## constraint.sdc

```tcl
create_clock -name core_clock -period 49.7 [get_ports {clk}]
set_input_delay 9.9400 -clock core_clock [delete_from_list [all_inputs] [get_ports {clk}]]
set_output_delay 9.9400 -clock core_clock [all_outputs]
set_load 0.01 [all_outputs]
```

## config.mk

```make
export PLATFORM = sky130hd
export DESIGN_NAME = softmax_4
export DESIGN_NICKNAME = softmax_4
export VERILOG_FILES = /design/flow/design.v
export SDC_FILE = /design/flow/constraint.sdc
export NUM_CORES = 4
export LEC_CHECK = 0
export ABC_AREA = 1
export CAP_MARGIN = 30
export CELL_PAD_IN_SITES_DETAIL_PLACEMENT = 2
export CELL_PAD_IN_SITES_GLOBAL_PLACEMENT = 1
export CORE_ASPECT_RATIO = 1.41
export CORE_MARGIN = 2
export CORE_UTILIZATION = 40
export CTS_CLUSTER_DIAMETER = 390
export CTS_CLUSTER_SIZE = 61
export GPL_ROUTABILITY_DRIVEN = 0
export MAX_ROUTING_LAYER = met4
export PLACE_DENSITY = 0.48
export SLEW_MARGIN = 0
```

## run.sh

```bash
#!/bin/bash
# the make line also repeats each setting of config.mk as NAME=value (left out here)
make -C /OpenROAD-flow-scripts/flow DESIGN_CONFIG=/design/flow/config.mk WORK_HOME=/design/flow/orfs CLKGATE_MAP_FILE= finish
```

## design.v

```verilog
module softmax_4 (
    input wire clk,
    input wire reset,
    input wire start,
    input wire [15:0] in0, in1, in2, in3,     
    output reg [7:0] out0, out1, out2, out3, 
    output reg done
);
    parameter IDLE = 2'd0, EXP = 2'd1, DIVIDE = 2'd2, DONE = 2'd3;
    reg [1:0] state;
    reg [15:0] exp0, exp1, exp2, exp3;
    wire [17:0] sum_exp;
    reg [7:0] result0, result1, result2, result3;
    always @(posedge clk or posedge reset) begin
        if (reset)
            state <= IDLE;
        else begin
            case (state)
                IDLE:    state <= (start) ? EXP : IDLE;
                EXP:     state <= DIVIDE;
                DIVIDE:  state <= DONE;
                DONE:    state <= IDLE;
                default: state <= IDLE;
            endcase
        end
    end
    wire [31:0] x_sq0, x_sq1, x_sq2, x_sq3;
    assign x_sq0 = in0 * in0;
    assign x_sq1 = in1 * in1;
    assign x_sq2 = in2 * in2;
    assign x_sq3 = in3 * in3;
    assign sum_exp = exp0 + exp1 + exp2 + exp3;
    always @(posedge clk) begin
        if (reset) begin
            exp0 <= 0; exp1 <= 0; exp2 <= 0; exp3 <= 0;
            done <= 0;
        end else begin
            case (state)
                EXP: begin
                    exp0 <= 16'd256 + in0 + (x_sq0 >> 9);
                    exp1 <= 16'd256 + in1 + (x_sq1 >> 9);
                    exp2 <= 16'd256 + in2 + (x_sq2 >> 9);
                    exp3 <= 16'd256 + in3 + (x_sq3 >> 9);
                end
                DIVIDE: begin
                    if (sum_exp != 0) begin
                        result0 <= ({8'd0, exp0} * 24'd255) / sum_exp;
                        result1 <= ({8'd0, exp1} * 24'd255) / sum_exp;
                        result2 <= ({8'd0, exp2} * 24'd255) / sum_exp;
                        result3 <= ({8'd0, exp3} * 24'd255) / sum_exp;
                    end else begin
                        result0 <= 0;
                        result1 <= 0;
                        result2 <= 0;
                        result3 <= 0;
                    end
                end
                DONE: begin
                    out0 <= result0;
                    out1 <= result1;
                    out2 <= result2;
                    out3 <= result3;
                    done <= 1;
                end
                default: begin
                    done <= 0;
                end
            endcase
        end
    end
endmodule
```

==> results_dict.tcl, run 1 <==
# yosys + openroad results
set metrics [dict create \
    status "did not finish" \
    haltStage "detailed placement" \
    stop_error "[ERROR DPL-0033] detailed placement checks failed during check placement." \
    synth_cell_types 90 \
    top_area_cell "ha_1" \
    ios 100 \
    synth_top_area_share_pct 21.42 \
    area_leaders "ha_1, fa_1, nand2_1" \
    syn_area_per_cell_um2 6.895 \
    fp_util_pct 40.15 \
    ys_top_cells_by_count "nand2_1, inv_1, ha_1, fa_1, a21oi_1" \
    synth-adder-area-share_pct 39.70 \
    portBuffers 99 \
    top_cell "nand2_1" \
    edf_count 64 \
    ys_seq_share_pct 3.314 \
    coreArea_mm2 0.2499 \
    rows 218 \
    flop_cell "dfxtp_1" \
    die_y_um 598.7 \
    fp_nets 17250 \
    yosysWarnings 1 \
    synth-simple-area-share_pct 22.61 \
    yosys_cells 14550 \
    die_width_um 425.7 \
    xor_share_pct 8.190 \
    ys.flops 133 \
    synthCells 14550 \
    syn_area_mm2 0.1003 \
    yosysChipArea_mm2 0.1003 \
    mux_share_pct 0.05987 \
    die-area_mm2 0.2549 \
    logic_family "adder cells" \
    compound_area_share_pct 13.03 \
    async_flop_share_pct 3.008 \
]
metrics by stage:
| stage | instance area (um2) | hold slack (ns) |
|---|---|---|
| 2_1_floorplan | 101800 | 0.3537 |
| 3_3_place_gp | 135800 | 0.3609 |
==> run 2: changes to the inputs <==
- CAP_MARGIN: 30 -> 0
- CELL_PAD_IN_SITES_DETAIL_PLACEMENT: 2 -> default
- CELL_PAD_IN_SITES_GLOBAL_PLACEMENT: 1 -> default
- CORE_ASPECT_RATIO: 1.41 -> default
- CORE_UTILIZATION: 40 -> 72
- CTS_CLUSTER_DIAMETER: 390 -> 238
- CTS_CLUSTER_SIZE: 61 -> 100
- GPL_ROUTABILITY_DRIVEN: 0 -> default
- MAX_ROUTING_LAYER: met4 -> default
- PLACE_DENSITY: 0.48 -> 0.4
- SLEW_MARGIN: 0 -> 20
- TNS_END_PERCENT: default -> 5
- clock period: 49.7 -> 22.4 ns (I/O delays scaled with it)
==> run 2 against run 1 <==
Against the previous run: the run again fails in detailed placement; die size fell by 44%; synthesized cell count did not move; synthesized area unchanged.
==> results_dict.tcl, run 2 <==
# yosys + openroad results
set metrics [dict create \
    status "did not finish" \
    haltStage "detailed placement" \
    stop_error "[ERROR DPL-0033] detailed placement checks failed during check placement." \
    syn_area_mm2 0.1003 \
    fp_util_pct 72.78 \
    fp_nets 17250 \
    xor_share_pct 8.190 \
    yosysChipArea_mm2 0.1003 \
    synth_top_area_share_pct 21.42 \
    mux_share_pct 0.05987 \
    yosysWarnings 1 \
    top_area_cell "ha_1" \
    rows 136 \
    async_flop_share_pct 3.008 \
    synth-adder-area-share_pct 39.70 \
    compound_area_share_pct 13.03 \
    edf_count 64 \
    ios 100 \
    syn_area_per_cell_um2 6.895 \
    logic_family "adder cells" \
    synth_cell_types 90 \
    synthCells 14550 \
    coreArea_mm2 0.1378 \
    ys.flops 133 \
    synth-simple-area-share_pct 22.61 \
    gp_congestion 1.015 \
    portBuffers 99 \
    die_y_um 377.3 \
    flop_cell "dfxtp_1" \
    yosys_cells 14550 \
    area_leaders "ha_1, fa_1, nand2_1" \
    ys_seq_share_pct 3.314 \
    die-area_mm2 0.1423 \
    die_width_um 377.3 \
    top_cell "nand2_1" \
    ys_top_cells_by_count "nand2_1, inv_1, ha_1, fa_1, a21oi_1" \
]
[run 2: metrics by stage]
step              std cells  hold WS (ns)  instance area (um2)  worst slack (ns)
global placement      20000        0.3618               131600            -33.81
floorplan             14550        0.3537               101200            -34.49
==> run 3: changes to the inputs <==
- ABC_AREA: 1 -> default
- CAP_MARGIN: 0 -> 20
- CORE_UTILIZATION: 72 -> 70
- CTS_CLUSTER_DIAMETER: 238 -> 205
- CTS_CLUSTER_SIZE: 100 -> 33
- HOLD_SLACK_MARGIN: default -> -0.08
- PLACE_DENSITY: 0.4 -> default
- SETUP_SLACK_MARGIN: default -> 1.38
- TNS_END_PERCENT: 5 -> default
- clock period: 22.4 -> 19.9 ns (I/O delays scaled with it)
==> run 3 against run 2 <==
Against the previous run: the flow stops in clock tree synthesis; synthesized area shrank 1.8%; synthesized cell count shrank 15%; die size grew 0.99%.
==> results_dict.tcl, run 3 <==
# yosys + openroad results
set metrics [dict create \
    synth-adder-area-share_pct 40.44 \
    stop_error "[ERROR DPL-0033] detailed placement checks failed during check placement." \
    syn_area_per_cell_um2 8.002 \
    logic_family "adder cells" \
    die-area_mm2 0.1437 \
    ys.flops 133 \
    ys_seq_share_pct 3.375 \
    portBuffers 99 \
    coreArea_mm2 0.1395 \
    fp_util_pct 70.60 \
    top_area_cell "ha_1" \
    compound_area_share_pct 19.75 \
    synth_top_area_share_pct 21.81 \
    die_y_um 379.1 \
    synth-simple-area-share_pct 18.29 \
    flop_cell "dfxtp_1" \
    ys_top_cells_by_count "ha_1, inv_1, nor2_1, fa_1, nand2_1" \
    dpl_worst_slack_ns -36.11 \
    fp_nets 15010 \
    yosysChipArea_mm2 0.09851 \
    status "did not finish" \
    dp_hpwl_mm 321.3 \
    mux_share_pct 5.328 \
    syn_area_mm2 0.09851 \
    synth_cell_types 123 \
    gp_congestion 1.067 \
    edf_count 64 \
    async_flop_share_pct 3.008 \
    ios 100 \
    rows 137 \
    haltStage "clock tree synthesis" \
    synthCells 12310 \
    yosys_cells 12310 \
    yosysWarnings 1 \
    die_width_um 379.1 \
    xor_share_pct 5.965 \
    area_leaders "ha_1, fa_1, inv_1" \
    postPlaceCellArea_mm2 0.1290 \
    top_cell "ha_1" \
]
==> run 3: stage by stage <==
step | TNS, ns | instances
global placement | -719.30 | 17510
detailed placement | -784.51 | 17510
floorplan | -726.06 | 12310
==> run 4: changes to the inputs <==
- ABC_AREA: default -> 0
- CAP_MARGIN: 20 -> 40
- CELL_PAD_IN_SITES_DETAIL_PLACEMENT: default -> 0
- CELL_PAD_IN_SITES_GLOBAL_PLACEMENT: default -> 0
- CORE_ASPECT_RATIO: default -> 0.54
- CORE_MARGIN: 2 -> 3
- CORE_UTILIZATION: 70 -> 36
- CTS_CLUSTER_DIAMETER: 205 -> default
- CTS_CLUSTER_SIZE: 33 -> default
- GPL_ROUTABILITY_DRIVEN: default -> 0
- GPL_TIMING_DRIVEN: default -> 0
- HOLD_SLACK_MARGIN: -0.08 -> default
- MAX_ROUTING_LAYER: default -> met4
- MIN_ROUTING_LAYER: default -> met2
- PLACE_DENSITY_LB_ADDON: default -> 0.27
- SETUP_SLACK_MARGIN: 1.38 -> default
- SLEW_MARGIN: 20 -> 5
- TNS_END_PERCENT: default -> 5
- clock period: 19.9 -> 35.2 ns (I/O delays scaled with it)
==> run 4 against run 3 <==
Against the previous run: the run fails in global routing; synthesized cell count stayed put; die size increased by 95%; synthesized area unchanged.
==> results_dict.tcl, run 4 <==
# yosys + openroad results
set metrics [dict create \
    syn_area_per_cell_um2 8.002 \
    cts_buffer_depth 3 \
    portBuffers 94 \
    cts_buffers 25 \
    grt-ovfl-total 410 \
    flop_cell "dfxtp_1" \
    postPlaceCellArea_mm2 0.1074 \
    async_flop_share_pct 3.008 \
    coreArea_mm2 0.2710 \
    yosysChipArea_mm2 0.09851 \
    edf_count 64 \
    clkSinkCount 133 \
    compound_area_share_pct 19.75 \
    root_buffer "clkbuf_16" \
    synth_cell_types 123 \
    ys_top_cells_by_count "ha_1, inv_1, nor2_1, fa_1, nand2_1" \
    rows 140 \
    syn_area_mm2 0.09851 \
    haltStage "global routing" \
    die_width_um 717.9 \
    ios 100 \
    logic_family "adder cells" \
    yosysWarnings 1 \
    fp_util_pct 36.35 \
    area_leaders "ha_1, fa_1, inv_1" \
    synth-simple-area-share_pct 18.29 \
    mux_share_pct 5.328 \
    stop_error "[ERROR GRT-0116] Global routing finished with congestion. Check the congestion regions in the DRC Viewer." \
    status "did not finish" \
    xor_share_pct 5.965 \
    h-tree-depth 4 \
    top_area_cell "ha_1" \
    ys_seq_share_pct 3.375 \
    ys.flops 133 \
    synthCells 12310 \
    cts_hold_buf 0 \
    die-area_mm2 0.2803 \
    fp_nets 15010 \
    top_cell "ha_1" \
    die_y_um 390.4 \
    synth_top_area_share_pct 21.81 \
    dp_hpwl_mm 287.2 \
    yosys_cells 12310 \
    synth-adder-area-share_pct 40.44 \
    grt_usage_pct 61.17 \
]
==> run 4: timing repair <==
item / CTS
buffers inserted: 634
setup endpoints to repair: 32
pin swaps: 539
cloned: 7
gates resized: 1099
==> run 4: metal layers <==
layer / GRT overflow / GRT usage (%)
met5: - / -
met4: 8 / 34.07
met3: 375 / 75.53
met2: 27 / 62.55
met1: - / -
==> run 4: stage by stage <==
step           worst slack [ns]  std cells
4_1_cts                  -20.79      16770
3_5_place_dp             -31.11      16110
2_1_floorplan            -18.45      12310
3_3_place_gp             -37.86      16030
==> run 5: changes to the inputs <==
- ABC_AREA: 0 -> 1
- CAP_MARGIN: 40 -> 20
- CELL_PAD_IN_SITES_DETAIL_PLACEMENT: 0 -> default
- CELL_PAD_IN_SITES_GLOBAL_PLACEMENT: 0 -> default
- CORE_ASPECT_RATIO: 0.54 -> default
- CORE_MARGIN: 3 -> 2
- CORE_UTILIZATION: 36 -> 72
- CTS_CLUSTER_SIZE: default -> 100
- GPL_ROUTABILITY_DRIVEN: 0 -> default
- GPL_TIMING_DRIVEN: 0 -> default
- MAX_ROUTING_LAYER: met4 -> default
- MIN_ROUTING_LAYER: met2 -> default
- PLACE_DENSITY_LB_ADDON: 0.27 -> default
- SLEW_MARGIN: 5 -> 20
- TNS_END_PERCENT: 5 -> default
- clock period: 35.2 -> 26.2 ns (I/O delays scaled with it)
==> run 5 against run 4 <==
Against the previous run: the run fails in detailed placement; synthesized area up 1.8%; die size down 49%; synthesized cell count up 18%.
==> results_dict.tcl, run 5 <==
# yosys + openroad results
set metrics [dict create \
    async_flop_share_pct 3.008 \
    stop_error "[ERROR DPL-0033] detailed placement checks failed during check placement." \
    die_y_um 377.3 \
    rows 136 \
    die_width_um 377.3 \
    synthCells 14550 \
    mux_share_pct 0.05987 \
    synth-adder-area-share_pct 39.70 \
    syn_area_per_cell_um2 6.895 \
    synth_top_area_share_pct 21.42 \
    flop_cell "dfxtp_1" \
    area_leaders "ha_1, fa_1, nand2_1" \
    ys_top_cells_by_count "nand2_1, inv_1, ha_1, fa_1, a21oi_1" \
    yosys_cells 14550 \
    edf_count 64 \
    fp_nets 17250 \
    top_cell "nand2_1" \
    logic_family "adder cells" \
    top_area_cell "ha_1" \
    compound_area_share_pct 13.03 \
    xor_share_pct 8.190 \
    syn_area_mm2 0.1003 \
    yosysWarnings 1 \
    ys_seq_share_pct 3.314 \
    gp_congestion 1.023 \
    fp_util_pct 72.78 \
    ys.flops 133 \
    haltStage "detailed placement" \
    synth-simple-area-share_pct 22.61 \
    yosysChipArea_mm2 0.1003 \
    coreArea_mm2 0.1378 \
    ios 100 \
    synth_cell_types 90 \
    portBuffers 99 \
    die-area_mm2 0.1423 \
    status "did not finish" \
]
-- run 5: per-stage QoR --
stage	instances	setup slack, ns
floorplan	14550	-30.09
global placement	19980	-28.39
==> run 6: changes to the inputs <==
- ABC_AREA: 1 -> 0
- CTS_CLUSTER_DIAMETER: default -> 391
- clock period: 26.2 -> 27.6 ns (I/O delays scaled with it)
==> run 6 against run 5 <==
Against the previous run: the flow stops in clock tree synthesis; synthesized area fell by 1.8%; synthesized cell count fell by 15%; die size fell by 1.8%.
==> results_dict.tcl, run 6 <==
# yosys + openroad results
set metrics [dict create \
    yosysWarnings 1 \
    synth-simple-area-share_pct 18.29 \
    yosysChipArea_mm2 0.09851 \
    edf_count 64 \
    synth-adder-area-share_pct 40.44 \
    gp_congestion 1.095 \
    synth_cell_types 123 \
    ys_seq_share_pct 3.375 \
    die_y_um 373.9 \
    dp_hpwl_mm 347.8 \
    die-area_mm2 0.1398 \
    die_width_um 373.9 \
    syn_area_per_cell_um2 8.002 \
    status "did not finish" \
    compound_area_share_pct 19.75 \
    async_flop_share_pct 3.008 \
    stop_error "[ERROR DPL-0038] Utilization greater than 100%, impossible to legalize" \
    logic_family "adder cells" \
    mux_share_pct 5.328 \
    ios 100 \
    dp_cells 17380 \
    coreArea_mm2 0.1356 \
    ys_top_cells_by_count "ha_1, inv_1, nor2_1, fa_1, nand2_1" \
    syn_area_mm2 0.09851 \
    area_leaders "ha_1, fa_1, inv_1" \
    rows 135 \
    fp_nets 15010 \
    ys.flops 133 \
    yosys_cells 12310 \
    haltStage "clock tree synthesis" \
    flop_cell "dfxtp_1" \
    synth_top_area_share_pct 21.81 \
    top_cell "ha_1" \
    synthCells 12310 \
    fp_util_pct 72.63 \
    top_area_cell "ha_1" \
    portBuffers 99 \
    postPlaceCellArea_mm2 0.1285 \
    xor_share_pct 5.965 \
]
## run 6: per-stage QoR
stage | hold WS (ns) | setup WS, ns
floorplan | 0.3519 | -25.73
global placement | 0.4008 | -26.20
detailed placement | 0.4045 | -29.50
==> run 7: changes to the inputs <==
- ABC_AREA: 0 -> 1
- CAP_MARGIN: 20 -> 15
- CTS_CLUSTER_DIAMETER: 391 -> 371
- CTS_CLUSTER_SIZE: 100 -> 98
- PLACE_DENSITY: default -> 0.42
- TNS_END_PERCENT: default -> 5
- clock period: 27.6 -> 22.6 ns (I/O delays scaled with it)
==> run 7 against run 6 <==
Against the previous run: the flow stops in detailed placement; synthesized cell count up 18%; die size grew 1.8%; synthesized area increased by 1.8%.
==> results_dict.tcl, run 7 <==
# yosys + openroad results
set metrics [dict create \
    synthCells 14550 \
    coreArea_mm2 0.1378 \
    yosysChipArea_mm2 0.1003 \
    synth_top_area_share_pct 21.42 \
    ys.flops 133 \
    edf_count 64 \
    die_y_um 377.3 \
    fp_util_pct 72.78 \
    ys_seq_share_pct 3.314 \
    flop_cell "dfxtp_1" \
    die-area_mm2 0.1423 \
    area_leaders "ha_1, fa_1, nand2_1" \
    synth_cell_types 90 \
    rows 136 \
    stop_error "[ERROR DPL-0033] detailed placement checks failed during check placement." \
    syn_area_mm2 0.1003 \
    yosys_cells 14550 \
    status "did not finish" \
    syn_area_per_cell_um2 6.895 \
    die_width_um 377.3 \
    portBuffers 99 \
    gp_congestion 1.012 \
    ys_top_cells_by_count "nand2_1, inv_1, ha_1, fa_1, a21oi_1" \
    top_area_cell "ha_1" \
    mux_share_pct 0.05987 \
    haltStage "detailed placement" \
    synth-adder-area-share_pct 39.70 \
    async_flop_share_pct 3.008 \
    yosysWarnings 1 \
    ios 100 \
    fp_nets 17250 \
    top_cell "nand2_1" \
    compound_area_share_pct 13.03 \
    synth-simple-area-share_pct 22.61 \
    logic_family "adder cells" \
    xor_share_pct 8.190 \
]
[run 7: through the flow]
stage | hold WS, ns | worst slack, ns | instance area [um2] | cells
floorplan | 0.3537 | -34.29 | 101200 | 14550
global placement | 0.3618 | -33.60 | 131600 | 20000
==> run 8: changes to the inputs <==
- ABC_AREA: 1 -> default
- CAP_MARGIN: 15 -> 25
- CELL_PAD_IN_SITES_GLOBAL_PLACEMENT: default -> 0
- CORE_ASPECT_RATIO: default -> 1.8
- CORE_MARGIN: 2 -> 8
- CTS_CLUSTER_DIAMETER: 371 -> default
- CTS_CLUSTER_SIZE: 98 -> default
- GPL_TIMING_DRIVEN: default -> 1
- MAX_ROUTING_LAYER: default -> met4
- MIN_ROUTING_LAYER: default -> met1
- PLACE_DENSITY: 0.42 -> default
- PLACE_DENSITY_LB_ADDON: default -> 0.24
- SLEW_MARGIN: 20 -> 5
- TNS_END_PERCENT: 5 -> default
- clock period: 22.6 -> 51.9 ns (I/O delays scaled with it)
==> run 8 against run 7 <==
Against the previous run: the run fails in clock tree synthesis; synthesized cell count decreased by 15%; die size increased by 5.0%; synthesized area fell by 1.8%.
==> results_dict.tcl, run 8 <==
# yosys + openroad results
set metrics [dict create \
    die_y_um 512.3 \
    yosysWarnings 1 \
    coreArea_mm2 0.1362 \
    area_leaders "ha_1, fa_1, inv_1" \
    synth-simple-area-share_pct 18.29 \
    dp_cells 16960 \
    syn_area_mm2 0.09851 \
    ys_top_cells_by_count "ha_1, inv_1, nor2_1, fa_1, nand2_1" \
    syn_area_per_cell_um2 8.002 \
    synth_cell_types 123 \
    compound_area_share_pct 19.75 \
    dp_hpwl_mm 359.0 \
    stop_error "[ERROR DPL-0033] detailed placement checks failed during check placement." \
    status "did not finish" \
    haltStage "clock tree synthesis" \
    yosysChipArea_mm2 0.09851 \
    portBuffers 99 \
    top_area_cell "ha_1" \
    async_flop_share_pct 3.008 \
    xor_share_pct 5.965 \
    rows 182 \
    die-area_mm2 0.1494 \
    dpl_worst_slack_ns -6.190 \
    ys_seq_share_pct 3.375 \
    synthCells 12310 \
    die_width_um 291.7 \
    fp_nets 15010 \
    ios 100 \
    gp_congestion 1.137 \
    postPlaceCellArea_mm2 0.1253 \
    ys.flops 133 \
    synth_top_area_share_pct 21.81 \
    mux_share_pct 5.328 \
    fp_util_pct 72.34 \
    edf_count 64 \
    synth-adder-area-share_pct 40.44 \
    top_cell "ha_1" \
    flop_cell "dfxtp_1" \
    logic_family "adder cells" \
    yosys_cells 12310 \
]
-- run 8: through the flow --
| step | hold slack (ns) |
|---|---|
| after detailed placement | 0.4054 |
| after global placement | 0.4016 |
| after floorplan | 0.3519 |
==> run 9: changes to the inputs <==
- ABC_AREA: default -> 1
- CELL_PAD_IN_SITES_GLOBAL_PLACEMENT: 0 -> 1
- CORE_ASPECT_RATIO: 1.8 -> 0.55
- CORE_MARGIN: 8 -> 2
- CORE_UTILIZATION: 72 -> 65
- CTS_CLUSTER_DIAMETER: default -> 359
- HOLD_SLACK_MARGIN: default -> -0.09
- TNS_END_PERCENT: default -> 5
- clock period: 51.9 -> 49.6 ns (I/O delays scaled with it)
==> run 9 against run 8 <==
Against the previous run: the run fails in global placement without I/O; synthesized cell count increased by 18%; die size increased by 5.5%; synthesized area increased by 1.8%.
==> results_dict.tcl, run 9 <==
# yosys + openroad results
set metrics [dict create \
    die_width_um 533.7 \
    ys_seq_share_pct 3.314 \
    ys.flops 133 \
    status "did not finish" \
    stop_error "[ERROR FLW-0024] Place density exceeds 1.0 (current PLACE_DENSITY_LB_ADDON =  0.24). Please check if the value of  PLACE_DENSITY_LB_ADDON is between 0 and 0.99." \
    fp_util_pct 65.77 \
    mux_share_pct 0.05987 \
    edf_count 64 \
    synth_top_area_share_pct 21.42 \
    synth-adder-area-share_pct 39.70 \
    rows 106 \
    haltStage "global placement without I/O" \
    top_area_cell "ha_1" \
    async_flop_share_pct 3.008 \
    syn_area_mm2 0.1003 \
    synth_cell_types 90 \
    top_cell "nand2_1" \
    synth-simple-area-share_pct 22.61 \
    flop_cell "dfxtp_1" \
    coreArea_mm2 0.1525 \
    syn_area_per_cell_um2 6.895 \
    die-area_mm2 0.1576 \
    yosysChipArea_mm2 0.1003 \
    area_leaders "ha_1, fa_1, nand2_1" \
    synthCells 14550 \
    compound_area_share_pct 13.03 \
    yosys_cells 14550 \
    ys_top_cells_by_count "nand2_1, inv_1, ha_1, fa_1, a21oi_1" \
    xor_share_pct 8.190 \
    logic_family "adder cells" \
    fp_nets 17250 \
    die_y_um 295.3 \
    yosysWarnings 1 \
]
==> run 10: changes to the inputs <==
- CAP_MARGIN: 25 -> 20
- CELL_PAD_IN_SITES_GLOBAL_PLACEMENT: 1 -> default
- CORE_ASPECT_RATIO: 0.55 -> default
- CORE_UTILIZATION: 65 -> 69
- CTS_CLUSTER_DIAMETER: 359 -> default
- GPL_TIMING_DRIVEN: 1 -> default
- HOLD_SLACK_MARGIN: -0.09 -> default
- MAX_ROUTING_LAYER: met4 -> default
- MIN_ROUTING_LAYER: met1 -> default
- PLACE_DENSITY_LB_ADDON: 0.24 -> default
- SLEW_MARGIN: 5 -> 20
- TNS_END_PERCENT: 5 -> default
- clock period: 49.6 -> 40.6 ns (I/O delays scaled with it)
==> run 10 against run 9 <==
Against the previous run: the flow stops in clock tree synthesis; synthesized area unchanged; synthesized cell count unchanged; die size decreased by 5.8%.
==> results_dict.tcl, run 10 <==
# yosys + openroad results
set metrics [dict create \
    synth_cell_types 90 \
    die_y_um 385.3 \
    syn_area_per_cell_um2 6.895 \
    haltStage "clock tree synthesis" \
    top_cell "nand2_1" \
    fp_util_pct 69.66 \
    dpl_worst_slack_ns -18.15 \
    area_leaders "ha_1, fa_1, nand2_1" \
    die_width_um 385.3 \
    syn_area_mm2 0.1003 \
    xor_share_pct 8.190 \
    postPlaceCellArea_mm2 0.1319 \
    ys_seq_share_pct 3.314 \
    edf_count 64 \
    synth-adder-area-share_pct 39.70 \
    dp_hpwl_mm 316.3 \
    logic_family "adder cells" \
    async_flop_share_pct 3.008 \
    yosys_cells 14550 \
    stop_error "[ERROR DPL-0033] detailed placement checks failed during check placement." \
    fp_nets 17250 \
    coreArea_mm2 0.1440 \
    flop_cell "dfxtp_1" \
    ios 100 \
    status "did not finish" \
    synth_top_area_share_pct 21.42 \
    portBuffers 99 \
    yosysWarnings 1 \
    top_area_cell "ha_1" \
    mux_share_pct 0.05987 \
    yosysChipArea_mm2 0.1003 \
    gp_congestion 1.023 \
    rows 139 \
    synthCells 14550 \
    die-area_mm2 0.1484 \
    synth-simple-area-share_pct 22.61 \
    ys_top_cells_by_count "nand2_1, inv_1, ha_1, fa_1, a21oi_1" \
    ys.flops 133 \
    compound_area_share_pct 13.03 \
]
-- run 10: metrics by stage --
stage | hold WS (ns) | std cells | util (%) | setup TNS [ns]
global placement | 0.3638 | 20010 | 91.58 | -162.84
floorplan | 0.3537 | 14550 | - | -190.92
detailed placement | 0.3790 | 20010 | 91.58 | -241.71
==> run 11: changes to the inputs <==
- CAP_MARGIN: 20 -> 25
- CELL_PAD_IN_SITES_GLOBAL_PLACEMENT: default -> 1
- CORE_ASPECT_RATIO: default -> 1.8
- CORE_MARGIN: 2 -> 8
- CORE_UTILIZATION: 69 -> 27
- CTS_CLUSTER_DIAMETER: default -> 230
- CTS_CLUSTER_SIZE: default -> 100
- GPL_TIMING_DRIVEN: default -> 1
- MAX_ROUTING_LAYER: default -> met4
- MIN_ROUTING_LAYER: default -> met1
- PLACE_DENSITY_LB_ADDON: default -> 0.24
- SLEW_MARGIN: 20 -> 5
- TNS_END_PERCENT: default -> 10
- clock period: 40.6 -> 73.5 ns (I/O delays scaled with it)
==> run 11 against run 10 <==
Against the previous run: now clean on timing, DRC and antenna; synthesized area unchanged; die size increased to 2.6 times the previous value; synthesized cell count is the same.
==> results_dict.tcl, run 11 <==
# place-and-route summary
set metrics [dict create \
    cp_num_buf_inv 105 \
    grt_pass1_wl_mm 524.4 \
    cp_slowest_cell "fa_1" \
    setup_slack_ns 7.036 \
    yosys_cells 14550 \
    grt_max_degree 90 \
    syn_area_mm2 0.1003 \
    report.final.slew_viol_count 0 \
    edf_count 64 \
    reg2reg_depth 469 \
    antenna_found_initial 4 \
    worstMarginPinSlew_ns 1.022 \
    clkTransAtPathRegs_ns 0.06 \
    mux_share_pct 0.05987 \
    yosysWarnings 1 \
    die_y_um 833.8 \
    critPathLaunch "exp3[6]" \
    top_cell "nand2_1" \
    ys.flops 133 \
    async_flop_share_pct 3.008 \
    cts_buffer_depth 3 \
    synth-simple-area-share_pct 22.61 \
    dp_cells 19570 \
    final_cell_area_mm2 0.1103 \
    h-tree-depth 4 \
    critPathCaptureType "flop" \
    antenna_left 0 \
    hold_end "state[3]" \
    cts_hold_buf 0 \
    xor_share_pct 8.190 \
    drt_wl_total_mm 337.6 \
    fp_nets 17250 \
    fin_tns_setup_ns 0 \
    relSlewSlack_pct 31.41 \
    die_width_um 470.3 \
    critPathMaxFanout 29 \
    grt_setup_unrepaired "yes" \
    vias_per_cell 4.553 \
    critical_path_depth 469 \
    drtPass1Iterations 6 \
    ys_seq_share_pct 3.314 \
    compound_area_share_pct 13.03 \
    yosysChipArea_mm2 0.1003 \
    ys_top_cells_by_count "nand2_1, inv_1, ha_1, fa_1, a21oi_1" \
    hold_ws_ns 0.3913 \
    hold-path-cell-count 0 \
    critPathRequiredTime_ns 73.78 \
    die-area_mm2 0.3921 \
    fin_cells 19650 \
    gp_congestion 0.8750 \
    cap_violations 0 \
    root_buffer "clkbuf_16" \
    nNetsFinal 17510 \
    clock_skew_ns 0.03492 \
    synth-adder-area-share_pct 39.70 \
    status "no timing/DRC/antenna violations" \
    synth_cell_types 90 \
    hold_viol_final 0 \
    drc 0 \
    area_growth_pct 9.908 \
    finalCoreUtilization_pct 29.76 \
    min_from "state[1]" \
    grt_usage_pct 17.40 \
    hold_class "reg -> reg" \
    coreArea_mm2 0.3705 \
    tool_warnings 64 \
    clkSinkCount 133 \
    area_leaders "ha_1, fa_1, nand2_1" \
    fp_util_pct 27.08 \
    drtIter0Drc 2887 \
    crit_end "result3[0]" \
    grt_pass1_vias 94170 \
    fillers 40900 \
    top_area_cell "ha_1" \
    rows 300 \
    dp_hpwl_mm 292.9 \
    r2r-start "exp3[6]" \
    cts_buffers 25 \
    cpPeakStageDelay_ns 0.55 \
    critPathMostFrequentCell "nand2_1" \
    flop_cell "dfxtp_1" \
    syn_area_per_cell_um2 6.895 \
    fmax_mhz 15.05 \
    r2r_slack_ns 7.04 \
    worstReg2RegEnd "result3[0]" \
    arrival_ns 66.75 \
    cpLargestDelayFamily "AND-OR/OR-AND gates" \
    portBuffers 99 \
    layout_min_cycle_time_ns 66.46 \
    cts_tree "yes" \
    finalClockPeriodUsage_pct 90.43 \
    postPlaceCellArea_mm2 0.1088 \
    logic_family "adder cells" \
    crit_type "reg -> reg" \
    via_count 89480 \
    startpoint_type "flop" \
    wire_per_inst_um 17.18 \
    synthCells 14550 \
    clk-insertion-delay-late_ns 0.57 \
    dpl_worst_slack_ns -0.6205 \
    synth_top_area_share_pct 21.42 \
    ios 100 \
    setup_viol 0 \
    grt-ovfl-total 0 \
]
[run 11: timing repair]
item / 4_1_cts / 5_1_grt
endpoints found under the setup margin: 1 / 6
gates cloned: 0 / 4
setup buffers: 0 / 47
pin swaps: 0 / 6
resized: 4 / 110
endpoints found under the hold margin: 0 / 0
[run 11: cell type report]
class	instances	area (um2)	share of cell area [%]
multi-input combinational	11010	84160	76.33
antenna	3	7.507	0.006809
clock buffer	27	643.1	0.5833
tap	4832	6046	5.484
inverter	3158	12010	10.89
clock inverter	5	97.59	0.08852
sequential	133	3341	3.030
timing repair buffer	488	3939	3.572
timing repair inverter	3	15.01	0.01362
[run 11: metal layers]
layer  share of wire, %  GRT usage [%]
met3                1.4         0.8368
met5                  0              -
met2                 57          35.83
met4                5.0          6.825
met1                 37          16.77
==> run 12: changes to the inputs <==
- CAP_MARGIN: 25 -> 20
- CELL_PAD_IN_SITES_GLOBAL_PLACEMENT: 1 -> default
- CORE_ASPECT_RATIO: 1.8 -> default
- CORE_MARGIN: 8 -> 2
- CORE_UTILIZATION: 27 -> 68
- CTS_CLUSTER_DIAMETER: 230 -> 303
- CTS_CLUSTER_SIZE: 100 -> 99
- GPL_TIMING_DRIVEN: 1 -> default
- MAX_ROUTING_LAYER: met4 -> default
- MIN_ROUTING_LAYER: met1 -> default
- PLACE_DENSITY_LB_ADDON: 0.24 -> default
- SLEW_MARGIN: 5 -> 20
- clock period: 73.5 -> 32.4 ns (I/O delays scaled with it)
==> run 12 against run 11 <==
Against the previous run: the flow now stops in global routing; synthesized cell count is the same; synthesized area did not move; die size is 62% lower.
==> results_dict.tcl, run 12 <==
# yosys + openroad results
set metrics [dict create \
    status "did not finish" \
    haltStage "global routing" \
    stop_error "[ERROR GRT-0116] Global routing finished with congestion. Check the congestion regions in the DRC Viewer." \
    cts_buffer_depth 2 \
    ys.flops 133 \
    edf_count 64 \
    syn_area_mm2 0.1003 \
    root_buffer "clkbuf_16" \
    top_area_cell "ha_1" \
    yosys_cells 14550 \
    gp_congestion 1.004 \
    area_leaders "ha_1, fa_1, nand2_1" \
    ys_top_cells_by_count "nand2_1, inv_1, ha_1, fa_1, a21oi_1" \
    xor_share_pct 8.190 \
    clkSinkCount 133 \
    compound_area_share_pct 13.03 \
    dpl_worst_slack_ns -28.22 \
    die_y_um 388.1 \
    async_flop_share_pct 3.008 \
    mux_share_pct 0.05987 \
    synth_cell_types 90 \
    cts_hold_buf 0 \
    fp_nets 17250 \
    die-area_mm2 0.1506 \
    ys_seq_share_pct 3.314 \
    top_cell "nand2_1" \
    syn_area_per_cell_um2 6.895 \
    h-tree-depth 4 \
    yosysWarnings 1 \
    yosysChipArea_mm2 0.1003 \
    synthCells 14550 \
    fp_util_pct 68.67 \
    grt_usage_pct 90.07 \
    grt-ovfl-total 2884 \
    synth_top_area_share_pct 21.42 \
    die_width_um 388.1 \
    rows 140 \
    ios 100 \
    portBuffers 99 \
    coreArea_mm2 0.1461 \
    synth-adder-area-share_pct 39.70 \
    logic_family "adder cells" \
    synth-simple-area-share_pct 22.61 \
    cts_buffers 17 \
    dp_hpwl_mm 318.9 \
    flop_cell "dfxtp_1" \
]
==> run 12: timing repair <==
item,4_1_cts
endpoints found under the setup margin,32
setup buffers,362
pin swaps,325
resized,501
cloned,4
==> run 12: routing by layer <==
layer  global-route usage (%)  GRT overflow
met5                    56.43            12
met4                    94.67           799
met3                    79.75           120
met2                    103.2          1760
met1                    86.77           193
==> run 12: through the flow <==
step                      hold WS, ns  std cells  utilization (%)  area (um2)
after CTS                      0.4168      20540            93.88      137200
after global placement         0.3685      20140            90.30      131900
after detailed placement       0.4052      20140            90.30      131900
after floorplan                0.3537      14550                -      101200
==> run 13: changes to the inputs <==
- CAP_MARGIN: 20 -> 25
- CELL_PAD_IN_SITES_GLOBAL_PLACEMENT: default -> 1
- CORE_ASPECT_RATIO: default -> 1.81
- CORE_UTILIZATION: 68 -> 72
- CTS_CLUSTER_DIAMETER: 303 -> 346
- CTS_CLUSTER_SIZE: 99 -> 79
- GPL_TIMING_DRIVEN: default -> 1
- HOLD_SLACK_MARGIN: default -> -0.09
- MAX_ROUTING_LAYER: default -> met4
- MIN_ROUTING_LAYER: default -> met1
- PLACE_DENSITY_LB_ADDON: default -> 0.24
- SLEW_MARGIN: 20 -> 5
- TNS_END_PERCENT: 10 -> 5
- clock period: 32.4 -> 53.3 ns (I/O delays scaled with it)
==> run 13 against run 12 <==
Against the previous run: the run fails in global placement without I/O; synthesized cell count unchanged; die size down 5.4%; synthesized area is the same.
==> results_dict.tcl, run 13 <==
# yosys + openroad results
set metrics [dict create \
    syn_area_mm2 0.1003 \
    ys_seq_share_pct 3.314 \
    die_width_um 281.4 \
    stop_error "[ERROR FLW-0024] Place density exceeds 1.0 (current PLACE_DENSITY_LB_ADDON =  0.24). Please check if the value of  PLACE_DENSITY_LB_ADDON is between 0 and 0.99." \
    xor_share_pct 8.190 \
    yosys_cells 14550 \
    top_cell "nand2_1" \
    area_leaders "ha_1, fa_1, nand2_1" \
    yosysChipArea_mm2 0.1003 \
    yosysWarnings 1 \
    rows 184 \
    ys_top_cells_by_count "nand2_1, inv_1, ha_1, fa_1, a21oi_1" \
    haltStage "global placement without I/O" \
    synth_top_area_share_pct 21.42 \
    fp_util_pct 72.38 \
    top_area_cell "ha_1" \
    synth-simple-area-share_pct 22.61 \
    async_flop_share_pct 3.008 \
    edf_count 64 \
    syn_area_per_cell_um2 6.895 \
    synth_cell_types 90 \
    flop_cell "dfxtp_1" \
    mux_share_pct 0.05987 \
    coreArea_mm2 0.1386 \
    compound_area_share_pct 13.03 \
    fp_nets 17250 \
    status "did not finish" \
    die_y_um 506.2 \
    logic_family "adder cells" \
    synthCells 14550 \
    die-area_mm2 0.1425 \
    ys.flops 133 \
    synth-adder-area-share_pct 39.70 \
]
==> run 14: changes to the inputs <==
- ABC_AREA: 1 -> default
- CELL_PAD_IN_SITES_GLOBAL_PLACEMENT: 1 -> 0
- CORE_ASPECT_RATIO: 1.81 -> 0.56
- CORE_UTILIZATION: 72 -> 64
- CTS_CLUSTER_DIAMETER: 346 -> default
- CTS_CLUSTER_SIZE: 79 -> default
- HOLD_SLACK_MARGIN: -0.09 -> default
- PLACE_DENSITY_LB_ADDON: 0.24 -> default
- TNS_END_PERCENT: 5 -> default
- clock period: 53.3 -> 46.6 ns (I/O delays scaled with it)
==> run 14 against run 13 <==
Against the previous run: the flow stops in global routing; die size is 10% higher; synthesized area is 1.8% lower; synthesized cell count is 15% lower.
==> results_dict.tcl, run 14 <==
# yosys + openroad results
set metrics [dict create \
    status "did not finish" \
    haltStage "global routing" \
    stop_error "[ERROR GRT-0116] Global routing finished with congestion. Check the congestion regions in the DRC Viewer." \
    syn_area_mm2 0.09851 \
    die_y_um 297.6 \
    clkSinkCount 133 \
    synth_cell_types 123 \
    synthCells 12310 \
    xor_share_pct 5.965 \
    die_width_um 528.3 \
    yosysWarnings 1 \
    cts_buffers 25 \
    top_cell "ha_1" \
    coreArea_mm2 0.1525 \
    ys.flops 133 \
    yosys_cells 12310 \
    yosysChipArea_mm2 0.09851 \
    compound_area_share_pct 19.75 \
    fp_nets 15010 \
    grt-ovfl-total 263 \
    synth_top_area_share_pct 21.81 \
    area_leaders "ha_1, fa_1, inv_1" \
    dp_hpwl_mm 344.1 \
    portBuffers 99 \
    rows 107 \
    flop_cell "dfxtp_1" \
    async_flop_share_pct 3.008 \
    synth-adder-area-share_pct 40.44 \
    h-tree-depth 4 \
    mux_share_pct 5.328 \
    grt_usage_pct 71.36 \
    ios 100 \
    top_area_cell "ha_1" \
    die-area_mm2 0.1572 \
    ys_top_cells_by_count "ha_1, inv_1, nor2_1, fa_1, nand2_1" \
    dp_cells 17600 \
    synth-simple-area-share_pct 18.29 \
    gp_congestion 1.095 \
    edf_count 64 \
    cts_buffer_depth 3 \
    fp_util_pct 64.60 \
    syn_area_per_cell_um2 8.002 \
    ys_seq_share_pct 3.375 \
    logic_family "adder cells" \
    root_buffer "clkbuf_16" \
]
==> run 14: per-stage QoR <==
stage	worst slack (ns)	util (%)	area [um2]	TNS [ns]
2_1_floorplan	-6.727	-	100900	-46.73
3_3_place_gp	-10.76	84.41	128700	-60.83
3_5_place_dp	-12.10	84.42	128700	-88.81
4_1_cts	-6.859	89.78	136900	-46.49
==> run 14: routing by layer <==
metal,overflow,GRT usage (%)
met2,150,87.06
met3,9,51.33
met1,17,75.67
met4,87,59.08
met5,-,-
==> run 14: what timing repair did <==
| action | 4_1_cts |
|---|---|
| pin swaps | 537 |
| setup buffers | 493 |
| cloned | 5 |
| setup endpoints to repair | 15 |
| endpoints found under the hold margin | 0 |
| gates resized | 813 |
| hold buffers | 0 |
==> run 15: changes to the inputs <==
- CAP_MARGIN: 25 -> 20
- CELL_PAD_IN_SITES_GLOBAL_PLACEMENT: 0 -> default
- CORE_ASPECT_RATIO: 0.56 -> default
- CORE_UTILIZATION: 64 -> 47
- GPL_TIMING_DRIVEN: 1 -> default
- MAX_ROUTING_LAYER: met4 -> default
- MIN_ROUTING_LAYER: met1 -> default
- SLEW_MARGIN: 5 -> 20
- clock period: 46.6 -> 57.9 ns (I/O delays scaled with it)
==> run 15 against run 14 <==
Against the previous run: the run now finishes clean; synthesized area is the same; synthesized cell count is the same; die size grew 36%.
==> results_dict.tcl, run 15 <==
# place-and-route summary
set metrics [dict create \
    hold_ws_ns 0.4188 \
    reg2reg_depth 279 \
    cts_buffers 17 \
    arrival_ns 55.82 \
    top_area_cell "ha_1" \
    hold-path-cell-count 0 \
    wire_per_inst_um 20.50 \
    fp_nets 15010 \
    drt_wl_total_mm 325.8 \
    die_width_um 461.8 \
    mux_share_pct 5.328 \
    worstMarginPinSlew_ns 1.250 \
    critPathCaptureType "flop" \
    fin_tns_setup_ns 0 \
    ys_seq_share_pct 3.375 \
    rows 168 \
    ios 100 \
    report.final.slew_viol_count 0 \
    area_leaders "ha_1, fa_1, inv_1" \
    antenna_left 0 \
    yosys_cells 12310 \
    layout_min_cycle_time_ns 55.54 \
    synthCells 12310 \
    r2r-start "exp3[3]" \
    hold_class "reg -> reg" \
    cp_num_buf_inv 24 \
    grt-ovfl-total 0 \
    root_buffer "clkbuf_16" \
    hold_viol_final 0 \
    r2r_slack_ns 2.36 \
    cts_tree "yes" \
    cts_buffer_depth 2 \
    cp_slowest_cell "or4_4" \
    synth-simple-area-share_pct 18.29 \
    synth-adder-area-share_pct 40.44 \
    die-area_mm2 0.2133 \
    worstReg2RegEnd "result3[0]" \
    grt_pass1_wl_mm 507.3 \
    syn_area_mm2 0.09851 \
    min_from "result1[7]" \
    critPathLaunch "exp3[3]" \
    status "no timing/DRC/antenna violations" \
    h-tree-depth 4 \
    finalClockPeriodUsage_pct 95.93 \
    coreArea_mm2 0.2089 \
    die_y_um 461.8 \
    compound_area_share_pct 19.75 \
    startpoint_type "flop" \
    cpLargestDelayFamily "AND-OR/OR-AND gates" \
    gp_congestion 0.9688 \
    tool_warnings 64 \
    ys_top_cells_by_count "ha_1, inv_1, nor2_1, fa_1, nand2_1" \
    ys.flops 133 \
    cap_violations 0 \
    logic_family "adder cells" \
    fmax_mhz 18.00 \
    critical_path_depth 279 \
    synth_cell_types 123 \
    nNetsFinal 15770 \
    dp_hpwl_mm 262.4 \
    setup_viol 0 \
    clkSinkCount 133 \
    yosysWarnings 1 \
    hold_end "out1[7]" \
    grt_pass1_vias 92160 \
    critPathMaxFanout 22 \
    drtPass1Iterations 8 \
    top_cell "ha_1" \
    portBuffers 99 \
    yosysChipArea_mm2 0.09851 \
    async_flop_share_pct 3.008 \
    crit_type "reg -> reg" \
    grt_usage_pct 29.90 \
    cpPeakStageDelay_ns 0.56 \
    crit_end "result3[0]" \
    synth_top_area_share_pct 21.81 \
    area_growth_pct 15.05 \
    via_count 92990 \
    grt_max_degree 68 \
    critPathRequiredTime_ns 58.18 \
    fp_util_pct 47.15 \
    clk-insertion-delay-late_ns 0.57 \
    relSlewSlack_pct 15.78 \
    edf_count 64 \
    flop_cell "dfxtp_1" \
    syn_area_per_cell_um2 8.002 \
    drc 0 \
    xor_share_pct 5.965 \
    vias_per_cell 5.850 \
    drtIter0Drc 6435 \
    clock_skew_ns 0.02573 \
    clkTransAtPathRegs_ns 0.08 \
    critPathMostFrequentCell "o21a_1" \
    antenna_found_initial 8 \
]
run 15: metal layers:
metal / vias to the layer above / part of all wire [%] / global-route usage [%]
li1: 44760 / - / -
met1: 45190 / 45 / 40.76
met2: 2496 / 46 / 50.07
met3: 541 / 4.9 / 2.483
met4: 2 / 3.7 / 9.271
met5: - / 0.0040 / 0
run 15: area by class of cell:
class | instances | area (um2)
Clock buffer | 17 | 425.4
Clock inverter | 15 | 178.9
Inverter | 1488 | 5633
Antenna cell | 2 | 5.005
Sequential cell | 133 | 3382
Multi-Input combinational cell | 10410 | 92020
Tap cell | 2805 | 3510
Timing Repair Buffer | 1023 | 8182
Fill cell | 19820 | 95600
run 15: repair_timing:
action,CTS,global route
endpoints found under the setup margin,6,8
resized,136,718
cloned,0,6
endpoints found under the hold margin,0,0
hold buffers,0,0
buffers inserted,22,159
pin swaps,20,258
run 15: through the flow:
stage | utilization, % | setup slack, ns | cells | cell area [um2]
finish | 54.24 | 2.359 | 15890 | 113300
CTS | 52.23 | 0.0007141 | 15730 | 109100
global route | 54.24 | -0.6137 | 15890 | 113300
floorplan | - | -0.04941 | 12310 | 98730
detailed placement | 51.60 | -2.442 | 15670 | 107800
global placement | 51.60 | -2.038 | 15670 | 107800
==> run 16: changes to the inputs <==
- ABC_AREA: default -> 1
- CORE_UTILIZATION: 47 -> 72
- CTS_CLUSTER_DIAMETER: default -> 351
- CTS_CLUSTER_SIZE: default -> 98
- PLACE_DENSITY: default -> 0.43
- clock period: 57.9 -> 56.0 ns (I/O delays scaled with it)
==> run 16 against run 15 <==
Against the previous run: the flow now stops in global routing; die size down 33%; synthesized area up 1.8%; synthesized cell count increased by 18%.
==> results_dict.tcl, run 16 <==
# yosys + openroad results
set metrics [dict create \
    status "did not finish" \
    haltStage "global routing" \
    stop_error "[ERROR GRT-0232] Routing congestion too high. Check the congestion heatmap in the GUI." \
    die-area_mm2 0.1423 \
    root_buffer "clkbuf_16" \
    top_cell "nand2_1" \
    postPlaceCellArea_mm2 0.1161 \
    logic_family "adder cells" \
    compound_area_share_pct 13.03 \
    area_leaders "ha_1, fa_1, nand2_1" \
    fp_nets 17250 \
    flop_cell "dfxtp_1" \
    xor_share_pct 8.190 \
    synthCells 14550 \
    ios 100 \
    ys_seq_share_pct 3.314 \
    grt_usage_pct 62.06 \
    gp_congestion 1.046 \
    syn_area_mm2 0.1003 \
    top_area_cell "ha_1" \
    ys_top_cells_by_count "nand2_1, inv_1, ha_1, fa_1, a21oi_1" \
    ys.flops 133 \
    mux_share_pct 0.05987 \
    cts_hold_buf 0 \
    yosysChipArea_mm2 0.1003 \
    grt-ovfl-total 141 \
    die_y_um 377.3 \
    synth-simple-area-share_pct 22.61 \
    dpl_worst_slack_ns -2.899 \
    cts_buffer_depth 2 \
    clkSinkCount 133 \
    fp_util_pct 72.78 \
    yosysWarnings 1 \
    syn_area_per_cell_um2 6.895 \
    synth_cell_types 90 \
    die_width_um 377.3 \
    async_flop_share_pct 3.008 \
    dp_hpwl_mm 258.3 \
    rows 136 \
    coreArea_mm2 0.1378 \
    edf_count 64 \
    yosys_cells 14550 \
    h-tree-depth 4 \
    portBuffers 99 \
    synth-adder-area-share_pct 39.70 \
    synth_top_area_share_pct 21.42 \
    cts_buffers 17 \
]
-- run 16: what timing repair did --
action | 4_1_cts
buffers inserted | 342
gates cloned | 4
resized | 364
pin swaps | 259
setup endpoints to repair | 7
-- run 16: through the flow --
stage	hold slack (ns)	cells
after floorplan	0.3537	14550
after global placement	0.3609	17920
after detailed placement	0.3952	17920
after CTS	0.4093	18300
-- run 16: layer usage --
layer	track usage, %	GRT overflow
met1	64.91	18
met2	86.50	73
met3	35.74	5
met4	54.88	44
met5	17.46	1
==> run 17: changes to the inputs <==
- CAP_MARGIN: 20 -> 0
- CTS_CLUSTER_DIAMETER: 351 -> 238
- CTS_CLUSTER_SIZE: 98 -> 10
- PLACE_DENSITY: 0.43 -> 0.4
- clock period: 56.0 -> 27.5 ns (I/O delays scaled with it)
==> run 17 against run 16 <==
Against the previous run: the flow stops in detailed placement; synthesized cell count did not move; synthesized area stayed put; die size is the same.
==> results_dict.tcl, run 17 <==
# yosys + openroad results
set metrics [dict create \
    die-area_mm2 0.1423 \
    synth_top_area_share_pct 21.42 \
    coreArea_mm2 0.1378 \
    ios 100 \
    mux_share_pct 0.05987 \
    die_width_um 377.3 \
    yosys_cells 14550 \
    syn_area_mm2 0.1003 \
    async_flop_share_pct 3.008 \
    fp_nets 17250 \
    compound_area_share_pct 13.03 \
    top_cell "nand2_1" \
    synth_cell_types 90 \
    yosysChipArea_mm2 0.1003 \
    rows 136 \
    edf_count 64 \
    ys_seq_share_pct 3.314 \
    portBuffers 99 \
    stop_error "Error: detail_place.tcl, 38 bad optional access" \
    synthCells 14550 \
    flop_cell "dfxtp_1" \
    haltStage "detailed placement" \
    xor_share_pct 8.190 \
    logic_family "adder cells" \
    syn_area_per_cell_um2 6.895 \
    status "did not finish" \
    synth-adder-area-share_pct 39.70 \
    area_leaders "ha_1, fa_1, nand2_1" \
    fp_util_pct 72.78 \
    die_y_um 377.3 \
    ys.flops 133 \
    yosysWarnings 1 \
    ys_top_cells_by_count "nand2_1, inv_1, ha_1, fa_1, a21oi_1" \
    top_area_cell "ha_1" \
    synth-simple-area-share_pct 22.61 \
    gp_congestion 1.026 \
]
==> run 18: changes to the inputs <==
- ABC_AREA: 1 -> default
- CAP_MARGIN: 0 -> 20
- CORE_UTILIZATION: 72 -> 17
- CTS_CLUSTER_DIAMETER: 238 -> 301
- CTS_CLUSTER_SIZE: 10 -> default
- GPL_ROUTABILITY_DRIVEN: default -> 1
- PLACE_DENSITY: 0.4 -> 0.5
- SETUP_SLACK_MARGIN: default -> 5.0
- TNS_END_PERCENT: default -> 70
- clock period: 27.5 -> 45.8 ns (I/O delays scaled with it)
==> run 18 against run 17 <==
Against the previous run: the layout now fails its checks (setup timing); synthesized area fell by 1.8%; synthesized cell count shrank 15%; die size rose to 4.1 times the previous value.
==> results_dict.tcl, run 18 <==
# place-and-route summary
set metrics [dict create \
    cap_violations 0 \
    critPathRequiredTime_ns 46.16 \
    grt_pass1_wl_mm 581.9 \
    wire_per_inst_um 15.48 \
    report.final.slew_viol_count 0 \
    compound_area_share_pct 19.75 \
    drt_wl_total_mm 373.1 \
    r2r_slack_ns -7.34 \
    yosysWarnings 1 \
    crit_type "reg -> reg" \
    die_width_um 765.2 \
    worstMarginPinSlew_ns 1.209 \
    hold_end "out1[3]" \
    critPathLaunch "exp3[3]" \
    synth_top_area_share_pct 21.81 \
    syn_area_mm2 0.09851 \
    cpLargestDelayFamily "AND-OR/OR-AND gates" \
    clkSinkCount 133 \
    edf_count 64 \
    area_growth_pct 49.76 \
    xor_share_pct 5.965 \
    cts_buffers 25 \
    flop_cell "dfxtp_1" \
    top_area_cell "ha_1" \
    portBuffers 99 \
    ys.flops 133 \
    hold_class "reg -> reg" \
    synth-adder-area-share_pct 40.44 \
    hold-path-cell-count 0 \
    via_count 101900 \
    logic_family "adder cells" \
    synth_cell_types 123 \
    syn_area_per_cell_um2 8.002 \
    relSlewSlack_pct 19.15 \
    fillers 63150 \
    status "finished with violations" \
    cts_buffer_depth 3 \
    critical_path_depth 286 \
    ys_seq_share_pct 3.375 \
    synth-simple-area-share_pct 18.29 \
    fin_tns_setup_ns -52.34 \
    vias_per_cell 4.229 \
    critPathMaxFanout 12 \
    critPathCaptureType "flop" \
    async_flop_share_pct 3.008 \
    fp_util_pct 17.06 \
    grt_max_degree 75 \
    hold_viol_final 0 \
    setup_slack_ns -7.343 \
    worstReg2RegEnd "result3[0]" \
    nNetsFinal 19070 \
    rows 279 \
    cts_tree "yes" \
    tool_warnings 66 \
    clock_skew_ns 0.05189 \
    cp_num_buf_inv 55 \
    grt_usage_pct 12.45 \
    cpPeakStageDelay_ns 0.57 \
    arrival_ns 53.50 \
    startpoint_type "flop" \
    dpl_worst_slack_ns -10.33 \
    crit_end "result3[0]" \
    finalCoreUtilization_pct 25.55 \
    gp_congestion 0.8922 \
    ios 100 \
    min_from "result1[3]" \
    setup_viol 12 \
    antenna_found_initial 23 \
    dp_hpwl_mm 305.8 \
    clkTransAtPathRegs_ns 0.10 \
    drtIter0Drc 4485 \
    yosys_cells 12310 \
    drc 0 \
    synthCells 12310 \
    root_buffer "clkbuf_16" \
    layout_min_cycle_time_ns 53.14 \
    antenna_left 0 \
    area_leaders "ha_1, fa_1, inv_1" \
    seqCellArea_mm2 0.003391 \
    finalClockPeriodUsage_pct 116.0 \
    grt_pass1_vias 103800 \
    clk-insertion-delay-late_ns 0.64 \
    fp_nets 15010 \
    so_faults "setup timing" \
    ys_top_cells_by_count "ha_1, inv_1, nor2_1, fa_1, nand2_1" \
    fmax_mhz 18.82 \
    critPathMostFrequentCell "buf_4" \
    mux_share_pct 5.328 \
    die-area_mm2 0.5856 \
    top_cell "ha_1" \
    drtPass1Iterations 5 \
    coreArea_mm2 0.5774 \
    h-tree-depth 4 \
    grt_setup_unrepaired "yes" \
    r2r-start "exp3[3]" \
    grt-ovfl-total 0 \
    die_y_um 765.2 \
    cp_slowest_cell "or4_4" \
    mi_logic_area_mm2 0.09470 \
    reg2reg_depth 286 \
    yosysChipArea_mm2 0.09851 \
]
## run 18: final cells by class
class | count | share of cell area [%]
Antenna cell | 3 | 0.005089
Clock buffer | 27 | 0.4359
Clock inverter | 6 | 0.03647
Inverter | 1488 | 3.807
Multi-Input combinational cell | 10410 | 64.19
Sequential cell | 133 | 2.298
Tap cell | 7727 | 6.553
Timing Repair Buffer | 4315 | 22.68
## run 18: through the flow
step / instance area (um2) / cells / hold slack (ns)
finish: 147500 / 24110 / 0.4189
global route: 147500 / 24110 / 0.4265
CTS: 143300 / 23900 / 0.4177
detailed placement: 137600 / 23520 / 0.4045
global placement: 137500 / 23520 / 0.4054
floorplan: 101000 / 12310 / 0.3519
## run 18: timing repair
| action | CTS | global route |
|---|---|---|
| endpoints found under the setup margin | 21 | 20 |
| pin swaps | 381 | 479 |
| resized | 548 | 509 |
| hold buffers | 0 | 0 |
| buffers inserted | 342 | 204 |
| cloned | 5 | 1 |
## run 18: layer usage
layer | global-route usage [%] | part of all wire (%) | vias to the layer above
li1 | - | - | 51320
met1 | 16.47 | 47 | 48930
met2 | 21.88 | 48 | 1327
met3 | 0.9015 | 3.0 | 362
met4 | 3.053 | 2.9 | 8
met5 | 0 | 0.015 | -
==> run 19: changes to the inputs <==
- CORE_UTILIZATION: 17 -> 70
- CTS_CLUSTER_DIAMETER: 301 -> 363
- GPL_ROUTABILITY_DRIVEN: 1 -> default
- MAX_ROUTING_LAYER: default -> met4
- PLACE_DENSITY: 0.5 -> default
- SETUP_SLACK_MARGIN: 5.0 -> default
- TNS_END_PERCENT: 70 -> default
- clock period: 45.8 -> 45.1 ns (I/O delays scaled with it)
==> run 19 against run 18 <==
Against the previous run: the flow now stops in global routing; synthesized cell count is the same; die size shrank 75%; synthesized area is the same.
==> results_dict.tcl, run 19 <==
# yosys + openroad results
set metrics [dict create \
    flop_cell "dfxtp_1" \
    cts_hold_buf 0 \
    yosys_cells 12310 \
    synth-simple-area-share_pct 18.29 \
    die-area_mm2 0.1437 \
    haltStage "global routing" \
    compound_area_share_pct 19.75 \
    ios 100 \
    fp_util_pct 70.60 \
    grt-ovfl-total 10980 \
    synthCells 12310 \
    gp_congestion 1.085 \
    syn_area_per_cell_um2 8.002 \
    yosysWarnings 1 \
    dp_hpwl_mm 336.1 \
    grt_usage_pct 104.4 \
    syn_area_mm2 0.09851 \
    cts_buffer_depth 2 \
    coreArea_mm2 0.1395 \
    async_flop_share_pct 3.008 \
    fp_nets 15010 \
    logic_family "adder cells" \
    portBuffers 99 \
    edf_count 64 \
    ys_top_cells_by_count "ha_1, inv_1, nor2_1, fa_1, nand2_1" \
    ys_seq_share_pct 3.375 \
    synth_cell_types 123 \
    clkSinkCount 133 \
    ys.flops 133 \
    mux_share_pct 5.328 \
    xor_share_pct 5.965 \
    die_width_um 379.1 \
    yosysChipArea_mm2 0.09851 \
    h-tree-depth 4 \
    synth_top_area_share_pct 21.81 \
    rows 137 \
    die_y_um 379.1 \
    root_buffer "clkbuf_16" \
    top_cell "ha_1" \
    cts_buffers 17 \
    area_leaders "ha_1, fa_1, inv_1" \
    stop_error "[ERROR GRT-0116] Global routing finished with congestion. Check the congestion regions in the DRC Viewer." \
    status "did not finish" \
    top_area_cell "ha_1" \
    synth-adder-area-share_pct 40.44 \
]
## run 19: routing by layer
layer	global-route usage, %	GRT overflow
met4	109.5	1971
met1	94.68	776
met2	125.3	7644
met5	-	-
met3	89.33	593
## run 19: metrics by stage
step | utilization, % | instances | area [um2] | worst slack, ns
2_1_floorplan | - | 12310 | 100900 | -8.227
3_3_place_gp | 91.60 | 17380 | 127800 | -9.060
3_5_place_dp | 91.60 | 17380 | 127800 | -11.69
4_1_cts | 96.47 | 17780 | 134600 | -8.263
## run 19: timing repair
action,in CTS
resized,736
setup buffers,371
pin swaps,363
cloned,4
endpoints found under the setup margin,17
==> run 20: changes to the inputs <==
- CORE_UTILIZATION: 70 -> 40
- CTS_CLUSTER_DIAMETER: 363 -> default
- MAX_ROUTING_LAYER: met4 -> default
- clock period: 45.1 -> 99.1 ns (I/O delays scaled with it)
==> run 20 against run 19 <==
Against the previous run: now clean on timing, DRC and antenna; synthesized area is the same; die size grew 74%; synthesized cell count stayed put.
==> results_dict.tcl, run 20 <==
# place-and-route summary
set metrics [dict create \
    r2r_slack_ns 29.61 \
    hold_end "out3[6]" \
    flop_cell "dfxtp_1" \
    top_area_cell "ha_1" \
    arrival_ns 69.81 \
    fmax_mhz 14.39 \
    status "no timing/DRC/antenna violations" \
    cp_num_buf_inv 14 \
    compound_area_share_pct 19.75 \
    yosysChipArea_mm2 0.09851 \
    synth_top_area_share_pct 21.81 \
    portBuffers 99 \
    grt_pass1_wl_mm 468.2 \
    coreArea_mm2 0.2455 \
    critPathLaunch "exp2[1]" \
    min_from "result3[6]" \
    report.final.slew_viol_count 0 \
    clkTransAtPathRegs_ns 0.12 \
    antenna_found_initial 6 \
    hold-path-cell-count 0 \
    gp_congestion 0.9434 \
    antenna_left 0 \
    cap_violations 0 \
    cts_hold_buf 0 \
    synthCells 12310 \
    die_width_um 500.3 \
    startpoint_type "flop" \
    post_cts_buffers 0 \
    grt_usage_pct 23.24 \
    ys_top_cells_by_count "ha_1, inv_1, nor2_1, fa_1, nand2_1" \
    logic_family "adder cells" \
    cts_resized 0 \
    hold_class "reg -> reg" \
    syn_area_mm2 0.09851 \
    critical_path_depth 269 \
    grt_setup_unrepaired "no" \
    drtPass1Iterations 6 \
    nNetsFinal 14990 \
    die_y_um 500.3 \
    async_flop_share_pct 3.008 \
    cts_tree "yes" \
    drt_wl_total_mm 292.1 \
    tool_warnings 63 \
    synth-adder-area-share_pct 40.44 \
    cpLargestDelayFamily "AND-OR/OR-AND gates" \
    fin_tns_setup_ns 0 \
    worstMarginPinSlew_ns 1.310 \
    via_count 86650 \
    crit_end "result2[0]" \
    drc 0 \
    critPathMostFrequentCell "o21a_1" \
    yosys_cells 12310 \
    area_growth_pct 5.753 \
    drtIter0Drc 5961 \
    xor_share_pct 5.965 \
    yosysWarnings 1 \
    dp_hpwl_mm 237.6 \
    fp_util_pct 40.13 \
    rows 182 \
    clock_skew_ns 0.04128 \
    h-tree-depth 4 \
    cpPeakStageDelay_ns 0.86 \
    ys_seq_share_pct 3.375 \
    mux_share_pct 5.328 \
    area_leaders "ha_1, fa_1, inv_1" \
    syn_area_per_cell_um2 8.002 \
    vias_per_cell 5.583 \
    relSlewSlack_pct 12.02 \
    cp_slowest_cell "nor4_4" \
    finalCoreUtilization_pct 42.44 \
    die-area_mm2 0.2503 \
    clk-insertion-delay-late_ns 0.61 \
    grt_pass1_vias 84250 \
    crit_type "reg -> reg" \
    finalClockPeriodUsage_pct 70.12 \
    edf_count 64 \
    top_cell "ha_1" \
    synth-simple-area-share_pct 18.29 \
    cts_buffers 17 \
    setup_viol 0 \
    ios 100 \
    fillers 24940 \
    fp_nets 15010 \
    synth_cell_types 123 \
    r2r-start "exp2[1]" \
    critPathRequiredTime_ns 99.41 \
    critPathMaxFanout 29 \
    hold_viol_final 0 \
    worstReg2RegEnd "result2[0]" \
    cts_buffer_depth 2 \
    critPathCaptureType "flop" \
    reg2reg_depth 269 \
    ys.flops 133 \
    layout_min_cycle_time_ns 69.49 \
    clkSinkCount 133 \
    root_buffer "clkbuf_16" \
    grt-ovfl-total 0 \
    wire_per_inst_um 18.82 \
    grt_max_degree 59 \
]
-- run 20: area by class of cell --
class / count / area (um2) / area share, %
clock inverter: 14 / 116.4 / 0.1117
inverter: 1488 / 5605 / 5.381
multi-input combinational: 10410 / 88640 / 85.08
tap: 3220 / 4029 / 3.867
sequential: 133 / 3328 / 3.195
clock buffer: 17 / 425.4 / 0.4084
antenna: 2 / 5.005 / 0.004804
timing repair buffer: 238 / 2029 / 1.948
-- run 20: layer usage --
metal | part of all wire [%] | vias up | track usage (%)
met2 | 44 | 1989 | 37.94
met3 | 5.4 | 296 | 2.622
li1 | - | 43210 | -
met5 | 0.012 | - | 0
met4 | 2.3 | 6 | 5.127
met1 | 48 | 41150 | 32.77
-- run 20: metrics by stage --
stage	hold slack (ns)	worst slack, ns	cell area (um2)	std cells
6_report	0.3977	29.61	104200	15520
3_5_place_dp	0.4045	31.06	103600	15490
2_1_floorplan	0.3519	36.77	98510	12310
4_1_cts	0.4018	30.68	104200	15520
3_3_place_gp	0.4002	30.97	103600	15490
5_1_grt	0.4227	23.97	104200	15520
